Setup of fjord:
## a_filter_approx
module a_filter_approx(
    input [31:0] x_in,
    input clk,
    input [5:0] reset,
    output [31:0] y_out);
make LEC_CHECK=0 ABC_AREA=1 CAP_MARGIN=20 CORE_MARGIN=2 CORE_UTILIZATION=65 CTS_CLUSTER_SIZE=85 SETUP_SLACK_MARGIN=1.56 SLEW_MARGIN=20 finish   # period 5.35 ns
run.sh (not shown) runs the stock make flow with config.mk's settings and CLKGATE_MAP_FILE=.
As the logs show, fjord stopped at 5_1_grt after a tool error, so it never reached the end of the flow.
The inputs of cedar differ from those of fjord as listed below.
Settings: a change of CORE_UTILIZATION from 65 to 63; a deleted SETUP_SLACK_MARGIN that had been 1.56; a deleted CTS_CLUSTER_SIZE that had been 85; a deleted ABC_AREA that had been 1; a change of the clock period (ns, I/O delays scaled along) from 5.35 to 8.15.
--- outcome ---
- cedar reached the end of the flow, and the finished layout is clean on the timing, design-rule and antenna checks.
- In cedar the die width turned out 5.5% lower than in fjord.
- Going from fjord to cedar, the number of clock buffers inserted by TritonCTS was found to have gone down by 8.
- cedar: number of cells in Yosys stat lower than fjord
- NOTE: share of synthesized cell area in and-or and or-and compound cells in cedar exceeds that of fjord
- The number of buffers added for setup after CTS in cedar sits 89 below the value recorded for fjord.
- Side by side, synthesized cell count turned out lower in cedar than in fjord.
- Re xor and xnor fraction of the mapped netlist area: cedar and fjord aren't equal, and the higher value belongs to cedar.
- When cedar is set beside fjord, its count of cell types in the netlist turns out to be 28% larger.
Input changes introduced in ember (baseline for comparison: cedar):
Settings: CORE_UTILIZATION now 43, was 63; the clock period (ns, I/O delays scaled along) now 9.35, was 8.15.
Results
- Compared with cedar, ember shows total number of vias lower by 1.0%.
- ember — synthesis-to-layout area growth 0.65 points higher, cedar as reference
- Diff ember..cedar | relative area of clock buffers and inverters in the final design | negligible
- Compared with cedar, number of fill cells in the layout in ember increased by more than half.
- ember against cedar: via count of the first global-routing pass shrank by 381; cell count after synthesis was more or less identical; routed wire length has decreased.
- Proportion of cell area occupied by multi-input gates delta for ember relative to cedar: 0.62 points lower
For violet, these inputs were changed with respect to ember:
Settings: PLACE_DENSITY_LB_ADDON now 0.21, previously not set; CORE_UTILIZATION now 72, was 43; the clock period (ns, I/O delays scaled along) now 7.88, was 9.35.
Per the comparison of violet with ember, via count of the first global-routing pass has increased, portion of the clock cycle consumed by the worst path in the final layout has increased, detailed placer's ending HPWL has increased. violet vs ember, beginning of the critical path: sixth_stage.Samples_out[4]$_SDFF_PP0_ vs sixth_stage.Samples_out[9]$_SDFF_PP0_.
### violet -> sierra
Settings: an added SETUP_SLACK_MARGIN of 2.35.
### Flow results
Final checks on sierra, whose flow otherwise completed, came back failing, citing setup timing. sierra reports a higher pre-CTS setup slack than violet does. sierra vs. violet: global-route wire length before repair higher, setup TNS after final layout lower.
Edits applied to the flow inputs when going from sierra to indigo:
Settings: a deleted PLACE_DENSITY_LB_ADDON that had been 0.21; an added PLACE_DENSITY of 0.67; a deleted SETUP_SLACK_MARGIN that had been 2.35; a change of the clock period (ns, I/O delays scaled along) from 7.88 to 7.25.
Findings:
- The layout from indigo, despite a flow that completed every stage, fails the layout checks, with the failing checks listed as setup timing.
- The run showing the greater final clock period utilization by the worst path is indigo.
- [compare] base=sierra new=indigo: clock skew after layout rose by 4.5 ps, post-route setup TNS saw a decrease.
- Smallest setup slack after layout delta (indigo − sierra): unfavourable

* * *

a_filter_approx again, from the RTL that the note above started with.
## a_filter_approx
module a_filter_approx(
    input [31:0] x_in,
    input clk,
    input [5:0] reset,
    output [31:0] y_out);
==> flow/config.mk <==
export PLATFORM = sky130hd
export DESIGN_NAME = a_filter_approx
export DESIGN_NICKNAME = a_filter_approx
export VERILOG_FILES = /design/flow/design.v
export SDC_FILE = /design/flow/constraint.sdc
export NUM_CORES = 4
export LEC_CHECK = 0
export ABC_AREA = 1
export CAP_MARGIN = 20
export CORE_ASPECT_RATIO = 0.5
export CORE_MARGIN = 2
export CORE_UTILIZATION = 72
export CTS_CLUSTER_DIAMETER = 392
export CTS_CLUSTER_SIZE = 96
export PLACE_DENSITY = 0.39
export SETUP_SLACK_MARGIN = 2.44
export SLEW_MARGIN = 20
==> flow/constraint.sdc <==
create_clock -name core_clock -period 9.18 [get_ports {clk}]
set_input_delay 1.8360 -clock core_clock [delete_from_list [all_inputs] [get_ports {clk}]]
set_output_delay 1.8360 -clock core_clock [all_outputs]
set_load 0.01 [all_outputs]
The baseline aborted during global routing.
==> next run, changes <==
--- a/flow/config.mk
+++ b/flow/config.mk
@@ -9,3 +9,2 @@
 export CAP_MARGIN = 20
-export CORE_ASPECT_RATIO = 0.5
 export CORE_MARGIN = 2
@@ -14,4 +13,2 @@
 export CTS_CLUSTER_SIZE = 96
-export PLACE_DENSITY = 0.39
-export SETUP_SLACK_MARGIN = 2.44
 export SLEW_MARGIN = 20
==> flow/constraint.sdc (replaced) <==
create_clock -name core_clock -period 6.48 [get_ports {clk}]
set_input_delay 1.2960 -clock core_clock [delete_from_list [all_inputs] [get_ports {clk}]]
set_output_delay 1.2960 -clock core_clock [all_outputs]
set_load 0.01 [all_outputs]
Outcome: The new run failed in global routing with ODB-0269; die area barely changes; synthesized cell count is unchanged; synthesized area does not change.
==> next run, changes <==
--- a/flow/config.mk
+++ b/flow/config.mk
@@ -7,8 +7,5 @@
 export LEC_CHECK = 0
-export ABC_AREA = 1
 export CAP_MARGIN = 20
 export CORE_MARGIN = 2
-export CORE_UTILIZATION = 72
-export CTS_CLUSTER_DIAMETER = 392
-export CTS_CLUSTER_SIZE = 96
+export CORE_UTILIZATION = 40
 export SLEW_MARGIN = 20
==> flow/constraint.sdc (replaced) <==
create_clock -name core_clock -period 9.35 [get_ports {clk}]
set_input_delay 1.8700 -clock core_clock [delete_from_list [all_inputs] [get_ports {clk}]]
set_output_delay 1.8700 -clock core_clock [all_outputs]
set_load 0.01 [all_outputs]
The changed run went through all stages and came out clean.
Die size went up by 55%.
Area after synthesis fell by 14%.
Synthesized cell count drops by 28%.
==> next run, changes <==
--- a/flow/config.mk
+++ b/flow/config.mk
@@ -9,3 +9,3 @@
 export CORE_MARGIN = 2
-export CORE_UTILIZATION = 40
+export CORE_UTILIZATION = 17
 export SLEW_MARGIN = 20
==> flow/constraint.sdc (replaced) <==
create_clock -name core_clock -period 14.0 [get_ports {clk}]
set_input_delay 2.8000 -clock core_clock [delete_from_list [all_inputs] [get_ports {clk}]]
set_output_delay 2.8000 -clock core_clock [all_outputs]
set_load 0.01 [all_outputs]
Effect: Routed wire length decreases by 5.9%. Die area rose by 130%. Utilization shrinks by 25 points. Setup slack improves by 3.7 ns. Clock skew barely changes. Cell count came out higher by 30%. Via count goes down by 4.8%.
==> next run, changes <==
--- a/flow/config.mk
+++ b/flow/config.mk
@@ -9,3 +9,5 @@
 export CORE_MARGIN = 2
-export CORE_UTILIZATION = 17
+export CORE_UTILIZATION = 72
+export CTS_CLUSTER_DIAMETER = 91
+export PLACE_DENSITY = 0.4
 export SLEW_MARGIN = 20
==> flow/constraint.sdc (replaced) <==
create_clock -name core_clock -period 6.64 [get_ports {clk}]
set_input_delay 1.3280 -clock core_clock [delete_from_list [all_inputs] [get_ports {clk}]]
set_output_delay 1.3280 -clock core_clock [all_outputs]
set_load 0.01 [all_outputs]
- With this change the flow completed, yet does not pass: negative setup slack
- wire length rises by 25%
- setup slack got worse by 4.8 ns
- sequential cell count stays the same
- core utilization rises by 65 points
- count of clock-buffer cells in the layout rises by 6
==> next run, changes <==
--- a/flow/config.mk
+++ b/flow/config.mk
@@ -9,5 +9,3 @@
 export CORE_MARGIN = 2
-export CORE_UTILIZATION = 72
-export CTS_CLUSTER_DIAMETER = 91
-export PLACE_DENSITY = 0.4
+export CORE_UTILIZATION = 40
 export SLEW_MARGIN = 20
==> flow/constraint.sdc (replaced) <==
create_clock -name core_clock -period 10.0 [get_ports {clk}]
set_input_delay 2.0000 -clock core_clock [delete_from_list [all_inputs] [get_ports {clk}]]
set_output_delay 2.0000 -clock core_clock [all_outputs]
set_load 0.01 [all_outputs]
What happened:
- Now the flow completed with no timing, DRC or antenna violations
- worst setup slack is better by 1.4 ns
- flip-flop count is unchanged
- clock-buffer cell count came out higher by 7
- clock skew rises by 0.014 ns
- first-iteration DRC count came out lower by a quarter to a third
- non-clock buffer count shrinks by 260
- die size rose by well over a third

* * *

a_filter_approx again, from the RTL that the note above started with.
clock: 7.88 ns
lec_check: 0
cap_margin: 20
core_aspect_ratio: 0.92
core_margin: 2
core_utilization: 72
cts_cluster_size: 84
place_density: 0.35
setup_slack_margin: 2.35
slew_margin: 20
Rerun with:
Settings changed: CORE_ASPECT_RATIO 0.92 to default, CTS_CLUSTER_SIZE 84 to default, PLACE_DENSITY 0.35 to default, SETUP_SLACK_MARGIN 2.35 to -0.46.
Clock period 7.88 ns to 6.26 ns, I/O delays scaled along.
=>
- This time the run completed and failed the layout checks on setup timing
- wire length went up by 4.0%
- via count goes up by 1.6%
- core utilization falls by 0.47 points
- die size hardly moves
- design area is about the same
- clock-buffer cell count goes up by 3
- synthesized area does not change
- critical path depth fell by 2

* * *

## build 85
a_filter_approx again, from the RTL that the note above started with.
==> flow/config.mk <==
export PLATFORM = sky130hd
export DESIGN_NAME = a_filter_approx
export DESIGN_NICKNAME = a_filter_approx
export VERILOG_FILES = /design/flow/design.v
export SDC_FILE = /design/flow/constraint.sdc
export NUM_CORES = 4
export LEC_CHECK = 0
export ABC_AREA = 1
export CAP_MARGIN = 20
export CORE_ASPECT_RATIO = 1.36
export CORE_MARGIN = 2
export CORE_UTILIZATION = 72
export CTS_CLUSTER_DIAMETER = 392
export CTS_CLUSTER_SIZE = 96
export SLEW_MARGIN = 20
==> flow/constraint.sdc <==
create_clock -name core_clock -period 5.94 [get_ports {clk}]
set_input_delay 1.1880 -clock core_clock [delete_from_list [all_inputs] [get_ports {clk}]]
set_output_delay 1.1880 -clock core_clock [all_outputs]
set_load 0.01 [all_outputs]
5_1_grt: build 85 exited with error
## Diff of input files: build 23 against build 85
Settings: a deleted CTS_CLUSTER_SIZE that had been 96; a deleted CORE_ASPECT_RATIO that had been 1.36; a deleted CTS_CLUSTER_DIAMETER that had been 392; a change of CORE_UTILIZATION from 72 to 64; a change of the clock period (ns, I/O delays scaled along) from 5.94 to 6.48.
## What came out
Of build 85 and build 23, the lower instance count after placement with tap cells included belongs to build 23. Not one of build 85 and build 23 finished clean. Build 85 never completed, since it errored out during 5_1_grt. Build 23: complete, dirty (negative setup slack). Taking build 85 as the reference, in build 23 number of standard-cell rows in the floorplan -10, average size of a mapped cell essentially unchanged. Changes observed in build 23 relative to build 85: total cell area reported by yosys after synthesis essentially unchanged, number of buffers inserted during clock tree synthesis has increased, worst-case setup slack after placement higher, register bit count reported by yosys essentially unchanged.
The inputs of build 16 differ from those of build 23 as listed below.
Settings: an added PLACE_DENSITY of 0.77; a change of CORE_UTILIZATION from 64 to 72; a deleted ABC_AREA that had been 1; a change of the clock period (ns, I/O delays scaled along) from 6.48 to 7.29.
### Flow results
Delta (build 16 minus build 23): tap cell instance count moved down; post-synthesis xor/xnor area fraction went up by 0.78 points; sequential share of layout area increased by 3.2 points relative to the old numbers. Against build 23 as the reference, build 16 delivers a lower number of multi-input logic gates. From build 23 to build 16 the numbers moved as follows: yosys synthesis chip area shrank by about 14%. For build 16, the cell with the biggest individual delay on the critical path was fa_1, unlike build 23, where it was xnor2_1. Build 23 ended up with y_out[7] as its worst setup path endpoint; build 16 ended up with y_out[31]. Build 16 -> stages 100% | layout checks FAIL | negative setup slack. The flow completed for build 23, but it is not clean: the layout still shows negative setup slack. Final standard cell count with taps included and fillers excluded (build 16 vs. build 23) decreases by more than a quarter. Build 23 vs build 16, start point of the critical path: sixth_stage.Samples_out[3]$_SDFF_PP0_ vs sixth_stage.Samples_out[4]$_SDFF_PP0_.
Modified inputs, build 80 compared to build 16
Settings: putting CTS_CLUSTER_DIAMETER at 230 where nothing was set; putting PLACE_DENSITY_LB_ADDON at 0.21 where nothing was set; clearing PLACE_DENSITY, which used to be 0.77; swapping 7.29 for 6.6 in the clock period (ns, I/O delays scaled along).
## What came out
- No crash in build 80: every stage finished, but the layout fails its final checks due to negative setup slack.
- From build 16 to build 80 the numbers moved as follows: wire length of the first global-routing pass went up about 9%; cell area now sits higher; share of the cycle needed by the critical path after routing saw an increase.
